==> inputs of run a <==
==> flow/design.v <==
`timescale 1ns/10ps
module DFF(clk, rst, D, Q);
input clk, rst;
input [17:0] D;
output reg [17:0] Q;
always @(posedge clk or posedge rst) begin
	if (rst) begin
	    Q <= 18'd0;
	end
	else begin
		Q <= D;
	end
end
endmodule
module FA(in1, in2, out);
input signed [15:0] in1;
input signed [17:0] in2;
output signed [17:0] out;
assign out = in1 + in2;
endmodule
`timescale 1ns/10ps
module SRRC(clk, rst, en, Din, Dout);
input clk, rst, en;
input [1:0] Din;
output [17:0] Dout;
wire signed [15:0] din;
wire signed [15:0] m [0:32];
wire [17:0] q [0:31]; 
wire [17:0] sum [0:31];
assign din = {Din, 14'd0};
assign m[0] = ~((din >>> 7) + (din >>> 9) + (din >>> 11)) + 1;
assign m[1] = ~((din >>> 8) + (din >>> 11) + (din >>> 13)) + 1;
assign m[2] = (din >>> 6) - (din >>> 8) - (din >>> 11) + (din >>> 14);
assign m[3] = (din >>> 6) + (din >>> 10) - (din >>> 12) - (din >>> 14);
assign m[4] = (din >>> 9) + (din >>> 12);
assign m[5] = ~((din >>> 6) + (din >>> 10) + (din >>> 12)) + 1;
assign m[6] = ~((din >>> 6) - (din >>> 9) + (din >>> 11) + (din >>> 14)) + 1;
assign m[7] = (din >>> 6) + (din >>> 9) - (din >>> 11) - (din >>> 13);
assign m[8] = (din >>> 4) - (din >>> 6) - (din >>> 8) + (din >>> 11) + (din >>> 14);
assign m[9] = (din >>> 6) - (din >>> 10) - (din >>> 13);
assign m[10] = ~((din >>> 4) + (din >>> 6) - (din >>> 10) - (din >>> 13)) + 1;
assign m[11] = ~((din >>> 3) + (din >>> 5) + (din >>> 9)) + 1;
assign m[12] = ~((din >>> 3) - (din >>> 6) - (din >>> 8) + (din >>> 13)) + 1;
assign m[13] = (din >>> 3) + (din >>> 5) + (din >>> 9) + (din >>> 11) - (din >>> 13);
assign m[14] = (din >>> 1) + (din >>> 4) + (din >>> 6) + (din >>> 9) - (din >>> 12) - (din >>> 14);
assign m[15] = din - (din >>> 5) + (din >>> 7) - (din >>> 9) - (din >>> 11) - (din >>> 13);
assign m[16] = din + (din >>> 3) + (din >>> 7) + (din >>> 9) - (din >>> 11);
assign m[17] = din - (din >>> 5) + (din >>> 7) - (din >>> 9) - (din >>> 11) - (din >>> 13);
assign m[18] = (din >>> 1) + (din >>> 4) + (din >>> 6) + (din >>> 9) - (din >>> 12) - (din >>> 14);
assign m[19] = (din >>> 3) + (din >>> 5) + (din >>> 9) + (din >>> 11) - (din >>> 13);
assign m[20] = ~((din >>> 3) - (din >>> 6) - (din >>> 8) + (din >>> 13)) + 1;
assign m[21] = ~((din >>> 3) + (din >>> 5) + (din >>> 9)) + 1;
assign m[22] = ~((din >>> 4) + (din >>> 6) - (din >>> 10) - (din >>> 13)) + 1;
assign m[23] = (din >>> 6) - (din >>> 10) - (din >>> 13);
assign m[24] = (din >>> 4) - (din >>> 6) - (din >>> 8) + (din >>> 11) + (din >>> 14);
assign m[25] = (din >>> 6) + (din >>> 9) - (din >>> 11) - (din >>> 13);
assign m[26] = ~((din >>> 6) - (din >>> 9) + (din >>> 11) + (din >>> 14)) + 1;
assign m[27] = ~((din >>> 6) + (din >>> 10) + (din >>> 12)) + 1;
assign m[28] = (din >>> 9) + (din >>> 12);
assign m[29] = (din >>> 6) + (din >>> 10) - (din >>> 12) - (din >>> 14);
assign m[30] = (din >>> 6) - (din >>> 8) - (din >>> 11) + (din >>> 14);
assign m[31] = ~((din >>> 8) + (din >>> 11) + (din >>> 13)) + 1;
assign m[32] = ~((din >>> 7) + (din >>> 9) + (din >>> 11)) + 1;
DFF u_DFF0 (.clk(clk), .rst(rst), .D(sum[1]), .Q(q[0]));
DFF u_DFF1 (.clk(clk), .rst(rst), .D(sum[2]), .Q(q[1]));
DFF u_DFF2 (.clk(clk), .rst(rst), .D(sum[3]), .Q(q[2]));
DFF u_DFF3 (.clk(clk), .rst(rst), .D(sum[4]), .Q(q[3]));
DFF u_DFF4 (.clk(clk), .rst(rst), .D(sum[5]), .Q(q[4]));
DFF u_DFF5 (.clk(clk), .rst(rst), .D(sum[6]), .Q(q[5]));
DFF u_DFF6 (.clk(clk), .rst(rst), .D(sum[7]), .Q(q[6]));
DFF u_DFF7 (.clk(clk), .rst(rst), .D(sum[8]), .Q(q[7]));
DFF u_DFF8 (.clk(clk), .rst(rst), .D(sum[9]), .Q(q[8]));
DFF u_DFF9 (.clk(clk), .rst(rst), .D(sum[10]), .Q(q[9]));
DFF u_DFF10 (.clk(clk), .rst(rst), .D(sum[11]), .Q(q[10]));
DFF u_DFF11 (.clk(clk), .rst(rst), .D(sum[12]), .Q(q[11]));
DFF u_DFF12 (.clk(clk), .rst(rst), .D(sum[13]), .Q(q[12]));
DFF u_DFF13 (.clk(clk), .rst(rst), .D(sum[14]), .Q(q[13]));
DFF u_DFF14 (.clk(clk), .rst(rst), .D(sum[15]), .Q(q[14]));
DFF u_DFF15 (.clk(clk), .rst(rst), .D(sum[16]), .Q(q[15]));
DFF u_DFF16 (.clk(clk), .rst(rst), .D(sum[17]), .Q(q[16]));
DFF u_DFF17 (.clk(clk), .rst(rst), .D(sum[18]), .Q(q[17]));
DFF u_DFF18 (.clk(clk), .rst(rst), .D(sum[19]), .Q(q[18]));
DFF u_DFF19 (.clk(clk), .rst(rst), .D(sum[20]), .Q(q[19]));
DFF u_DFF20 (.clk(clk), .rst(rst), .D(sum[21]), .Q(q[20]));
DFF u_DFF21 (.clk(clk), .rst(rst), .D(sum[22]), .Q(q[21]));
DFF u_DFF22 (.clk(clk), .rst(rst), .D(sum[23]), .Q(q[22]));
DFF u_DFF23 (.clk(clk), .rst(rst), .D(sum[24]), .Q(q[23]));
DFF u_DFF24 (.clk(clk), .rst(rst), .D(sum[25]), .Q(q[24]));
DFF u_DFF25 (.clk(clk), .rst(rst), .D(sum[26]), .Q(q[25]));
DFF u_DFF26 (.clk(clk), .rst(rst), .D(sum[27]), .Q(q[26]));
DFF u_DFF27 (.clk(clk), .rst(rst), .D(sum[28]), .Q(q[27]));
DFF u_DFF28 (.clk(clk), .rst(rst), .D(sum[29]), .Q(q[28]));
DFF u_DFF29 (.clk(clk), .rst(rst), .D(sum[30]), .Q(q[29]));
DFF u_DFF30 (.clk(clk), .rst(rst), .D(sum[31]), .Q(q[30]));
DFF u_DFF31 (.clk(clk), .rst(rst), .D({m[32][15], m[32][15], m[32]}), .Q(q[31]));
FA u_FA0 (.in1(m[0]), .in2(q[0]), .out(sum[0]));
FA u_FA1 (.in1(m[1]), .in2(q[1]), .out(sum[1]));
FA u_FA2 (.in1(m[2]), .in2(q[2]), .out(sum[2]));
FA u_FA3 (.in1(m[3]), .in2(q[3]), .out(sum[3]));
FA u_FA4 (.in1(m[4]), .in2(q[4]), .out(sum[4]));
FA u_FA5 (.in1(m[5]), .in2(q[5]), .out(sum[5]));
FA u_FA6 (.in1(m[6]), .in2(q[6]), .out(sum[6]));
FA u_FA7 (.in1(m[7]), .in2(q[7]), .out(sum[7]));
FA u_FA8 (.in1(m[8]), .in2(q[8]), .out(sum[8]));
FA u_FA9 (.in1(m[9]), .in2(q[9]), .out(sum[9]));
FA u_FA10 (.in1(m[10]), .in2(q[10]), .out(sum[10]));
FA u_FA11 (.in1(m[11]), .in2(q[11]), .out(sum[11]));
FA u_FA12 (.in1(m[12]), .in2(q[12]), .out(sum[12]));
FA u_FA13 (.in1(m[13]), .in2(q[13]), .out(sum[13]));
FA u_FA14 (.in1(m[14]), .in2(q[14]), .out(sum[14]));
FA u_FA15 (.in1(m[15]), .in2(q[15]), .out(sum[15]));
FA u_FA16 (.in1(m[16]), .in2(q[16]), .out(sum[16]));
FA u_FA17 (.in1(m[17]), .in2(q[17]), .out(sum[17]));
FA u_FA18 (.in1(m[18]), .in2(q[18]), .out(sum[18]));
FA u_FA19 (.in1(m[19]), .in2(q[19]), .out(sum[19]));
FA u_FA20 (.in1(m[20]), .in2(q[20]), .out(sum[20]));
FA u_FA21 (.in1(m[21]), .in2(q[21]), .out(sum[21]));
FA u_FA22 (.in1(m[22]), .in2(q[22]), .out(sum[22]));
FA u_FA23 (.in1(m[23]), .in2(q[23]), .out(sum[23]));
FA u_FA24 (.in1(m[24]), .in2(q[24]), .out(sum[24]));
FA u_FA25 (.in1(m[25]), .in2(q[25]), .out(sum[25]));
FA u_FA26 (.in1(m[26]), .in2(q[26]), .out(sum[26]));
FA u_FA27 (.in1(m[27]), .in2(q[27]), .out(sum[27]));
FA u_FA28 (.in1(m[28]), .in2(q[28]), .out(sum[28]));
FA u_FA29 (.in1(m[29]), .in2(q[29]), .out(sum[29]));
FA u_FA30 (.in1(m[30]), .in2(q[30]), .out(sum[30]));
FA u_FA31 (.in1(m[31]), .in2(q[31]), .out(sum[31]));
assign Dout = sum[0];
endmodule
module USI(clk, rst, en, lf_in, hf_out);
input clk, rst, en;
input [1:0] lf_in;
output reg [1:0] hf_out;
reg [1:0] switch;
always @(posedge clk or posedge rst) begin
	if (rst) begin
	    switch <= 2'd0;
	end
	else if(en) begin
		if(switch == 2'd3) begin
			switch <= 2'd0;
		end
		else begin
			switch <= switch + 2'd1;
		end
	end
	else begin
		switch <= switch;
	end
end
always @(posedge clk or posedge rst) begin
 	if (rst) begin
 	    hf_out <= 2'd0;
 	end
 	else if(en) begin
 		if(switch == 2'd2) begin
 			hf_out <= lf_in;
 		end
 		else begin
 			hf_out <= 2'd0;
 		end
 	end
 	else begin
 		hf_out <= hf_out;
 	end
 end 
endmodule
module SM(clk, rst, en, Din, I, Q);
input clk, rst, en;
input [1:0] Din;
output reg [1:0] I;
output reg [1:0] Q;
always @(posedge clk or posedge rst) begin
      if (rst) begin
          I <= 2'b00;
          Q <= 2'b00; 
      end
      else if(en) begin
            case(Din)
             0: begin
                  I <= 2'b01;
                  Q <= 2'b01;
             end
             1: begin
                  I <= 2'b01;
                  Q <= 2'b11;
             end
             2: begin
                  I <= 2'b11;
                  Q <= 2'b01;
             end
             3: begin
                  I <= 2'b11;
                  Q <= 2'b11;
             end
             default : begin
                  I <= I;
                  Q <= Q;
             end
            endcase
      end
      else begin
            I <= I;
            Q <= Q;
      end
end
endmodule
module SPC(clk, rst, en, Din, OUT);
input clk, rst, en;
input Din;
output reg [1:0] OUT;
reg swap;
always @(posedge clk or posedge rst) begin
	if (rst) begin
	    swap <= 1'd0;
	end
	else if(en) begin
		swap <= ~swap;
	end
	else begin
		swap <= swap;
	end
end
always @(posedge clk or posedge rst) begin
	if (rst) begin
	    OUT <= 2'd0;
	end
	else if(en) begin
		if(!swap) OUT[0] <= Din;
		else OUT <= (OUT << 1) | Din;
	end
	else begin
		OUT <= OUT;
	end
end
endmodule
`timescale 1ns/10ps
module QAM(clk, rst, en, Din, IFout);
input clk, rst, en;
input Din;
output reg signed [17:0] IFout;
wire [1:0] spc_out;
wire [1:0] sm_i;
wire [1:0] sm_q;
wire [1:0] lf_i;
wire [1:0] lf_q;
wire [1:0] usi_i;
wire [1:0] usi_q;
wire signed [17:0] srrc_i;
wire signed [17:0] srrc_q;
wire en0;
wire en1;
wire en2;
wire en3;
reg sm_ctrl;
reg [3:0] usi_ctrl;
reg [1:0] mix_cnt;
reg sync_i0, sync_i1, sync_q0, sync_q1;
reg ce2;
always @(posedge clk or posedge rst) begin
	if (rst) begin
	    ce2 <= 1'd0;
	end
	else begin
		ce2 <= ~ce2;
	end
end
assign en0 = en & ce2;
always @(posedge clk or posedge rst) begin
	if (rst) begin
	    sync_i0 <= 1'd0;
	    sync_q0 <= 1'd0; 
	end
	else begin
		sync_i0 <= sm_i[1];
		sync_q0 <= sm_q[1];
	end
end
always @(posedge clk or posedge rst) begin
	if (rst) begin
	    sync_i1 <= 1'd0;
	    sync_q1 <= 1'd0;
	end
	else begin
		sync_i1 <= sync_i0;
		sync_q1 <= sync_q0;
	end
end
always @(posedge clk or posedge rst) begin
	if (rst) begin
	    sm_ctrl <= 1'd0;
	end
	else if (ce2) begin
		sm_ctrl <= ~sm_ctrl;
	end
end
assign en1 = (sm_ctrl & ce2) ? 1'd1 : 1'd0;
always @(posedge clk or posedge rst) begin
	if (rst) begin
	    usi_ctrl <= 1'd0;
	end
	else if(en) begin
		if(usi_ctrl == 4'd8) usi_ctrl <= usi_ctrl;
		else usi_ctrl <= usi_ctrl + 4'd1;
	end
end
assign en2 = (usi_ctrl == 4'd8) ? 1'd1 : 1'd0;
assign en3 = 1'd1;
assign lf_i = {sync_i1, 1'd1};
assign lf_q = {sync_q1, 1'd1};
SPC u_SPC(.clk(clk),
	      .rst(rst),
	      .en(en0),
	      .Din(Din),
	      .OUT(spc_out)
	      );
SM u_SM(.clk(clk),
	    .rst(rst),
	    .en(en1),
	    .Din(spc_out),
	    .I(sm_i),
	    .Q(sm_q)
	    );
USI u_USI_i(.clk(clk),
	        .rst(rst),
	        .en(en2),
	        .lf_in(lf_i),
	        .hf_out(usi_i)
	        );
USI u_USI_q(.clk(clk),
	        .rst(rst),
	        .en(en2),
	        .lf_in(lf_q),
	        .hf_out(usi_q)
	        );
SRRC u_SRRC_i(.clk(clk),
	          .rst(rst),
	          .en(en3),
	          .Din(usi_i),
	          .Dout(srrc_i)
	          );
SRRC u_SRRC_q(.clk(clk),
	          .rst(rst),
	          .en(en3),
	          .Din(usi_q),
	          .Dout(srrc_q)
	          );
always @(posedge clk or posedge rst) begin
	if (rst) begin
	    mix_cnt <= 2'd0;
	end
	else if(en) begin
		if (mix_cnt == 2'd3) begin
			mix_cnt <= 2'd0;
		end
		else begin
			mix_cnt <= mix_cnt + 2'd1;
		end
	end
	else begin
		mix_cnt <= mix_cnt;
	end
end
always @(posedge clk or posedge rst) begin
	if (rst) begin
	    IFout <= 18'd0;
	end
	else if(en2) begin
		case(mix_cnt)
             3: begin
             	IFout <= srrc_i;
             end
             0: begin
             	IFout <= ~(srrc_q) + 18'd1;
             end
             1: begin
             	IFout <= ~(srrc_i) + 18'd1;
             end
             2: begin
             	IFout <= srrc_q;
             end
             default: begin
             	IFout <= IFout;
             end
		endcase
	end
	else begin
		IFout <= IFout;
	end
end
endmodule
==> flow/run.sh <==
#!/bin/bash
# the make line also repeats each setting of config.mk as NAME=value (left out here)
make -C /OpenROAD-flow-scripts/flow DESIGN_CONFIG=/design/flow/config.mk WORK_HOME=/design/flow/orfs CLKGATE_MAP_FILE= finish
==> flow/config.mk <==
export PLATFORM = sky130hd
export DESIGN_NAME = QAM
export DESIGN_NICKNAME = QAM
export VERILOG_FILES = /design/flow/design.v
export SDC_FILE = /design/flow/constraint.sdc
export NUM_CORES = 4
export LEC_CHECK = 0
export CAP_MARGIN = 5
export CELL_PAD_IN_SITES_DETAIL_PLACEMENT = 0
export CORE_ASPECT_RATIO = 0.89
export CORE_MARGIN = 2
export CORE_UTILIZATION = 72
export MIN_ROUTING_LAYER = met1
export SETUP_SLACK_MARGIN = -0.3
export SLEW_MARGIN = 20
==> flow/constraint.sdc <==
create_clock -name core_clock -period 2.94 [get_ports {clk}]
set_input_delay 0.5880 -clock core_clock [delete_from_list [all_inputs] [get_ports {clk}]]
set_output_delay 0.5880 -clock core_clock [all_outputs]
set_load 0.01 [all_outputs]
==> run b: changes against run a <==
==> flow/config.mk (replaced) <==
export PLATFORM = sky130hd
export DESIGN_NAME = QAM
export DESIGN_NICKNAME = QAM
export VERILOG_FILES = /design/flow/design.v
export SDC_FILE = /design/flow/constraint.sdc
export NUM_CORES = 4
export LEC_CHECK = 0
export CAP_MARGIN = 20
export CORE_MARGIN = 2
export CORE_UTILIZATION = 64
export SLEW_MARGIN = 20
==> flow/constraint.sdc (replaced) <==
create_clock -name core_clock -period 3.55 [get_ports {clk}]
set_input_delay 0.7100 -clock core_clock [delete_from_list [all_inputs] [get_ports {clk}]]
set_output_delay 0.7100 -clock core_clock [all_outputs]
set_load 0.01 [all_outputs]
==> run c: changes against run a <==
==> flow/config.mk (replaced) <==
export PLATFORM = sky130hd
export DESIGN_NAME = QAM
export DESIGN_NICKNAME = QAM
export VERILOG_FILES = /design/flow/design.v
export SDC_FILE = /design/flow/constraint.sdc
export NUM_CORES = 4
export LEC_CHECK = 0
export ABC_AREA = 1
export CAP_MARGIN = 5
export CELL_PAD_IN_SITES_DETAIL_PLACEMENT = 0
export CORE_ASPECT_RATIO = 0.83
export CORE_MARGIN = 2
export CORE_UTILIZATION = 72
export CTS_CLUSTER_SIZE = 15
export MIN_ROUTING_LAYER = met1
export PLACE_DENSITY = 0.35
export SETUP_SLACK_MARGIN = 0.25
export SLEW_MARGIN = 20
==> flow/constraint.sdc (replaced) <==
create_clock -name core_clock -period 0.998 [get_ports {clk}]
set_input_delay 0.1996 -clock core_clock [delete_from_list [all_inputs] [get_ports {clk}]]
set_output_delay 0.1996 -clock core_clock [all_outputs]
set_load 0.01 [all_outputs]
==> qor summary <==
item                                                                       run a                       run b                   run c
Run status                                                stopped before the end  complete, but fails checks  stopped before the end
Failing step                                                             5_1_grt                           -                 4_1_cts
Violated checks                                                                -        negative setup slack                       -
Area enclosed by the die boundary                                     0.1028 mm2                  0.1154 mm2              0.1053 mm2
Share of cell area taken by muxes after synthesis                        0.2601%                     0.2601%                0.01523%
Maximum root-to-sink buffer count                                              3                           3                       -
Post-detailed-placement half-perimeter wirelength                       130.9 mm                    115.0 mm                186.1 mm
Synthesized-area fraction occupied by xor and xnor cells                  11.53%                      11.53%                  11.63%
Cell count in the Yosys report                                              6881                        6881                    8069
Count of placed standard cells including taps                               9791                        9058                   11790
Cell area after synthesis                                            0.07214 mm2                 0.07214 mm2             0.07395 mm2
Fraction of the core area occupied by cells at floorplan                  72.66%                      64.30%                  72.30%
CTS Buf Count                                                                118                         132                       -
Mean instance size in the synthesized netlist                          10.48 um2                   10.48 um2               9.165 um2
Post-CTS setup buffers                                                       100                          23                       -
Floorplan core area                                                  0.09929 mm2                  0.1122 mm2              0.1023 mm2
Most instantiated library cell after synthesis                           dfrtp_1                     dfrtp_1                 nand2_1
Row count                                                                    109                         123                     107
Unique cell type count in the Yosys netlist                                   93                          93                      51
Die Ht                                                                  302.6 um                    339.7 um                296.0 um
CTS sink count                                                              1157                        1157                       -
Sequential element share of the synthesized area                          40.13%                      40.13%                  39.15%
Clock tree root buffer cell                                            clkbuf_16                   clkbuf_16                       -
Area share of and-or/or-and cells after synthesis                         15.27%                      15.27%                  12.95%
Adder and majority cell fraction of the synthesized area                  19.83%                      19.83%                  19.35%
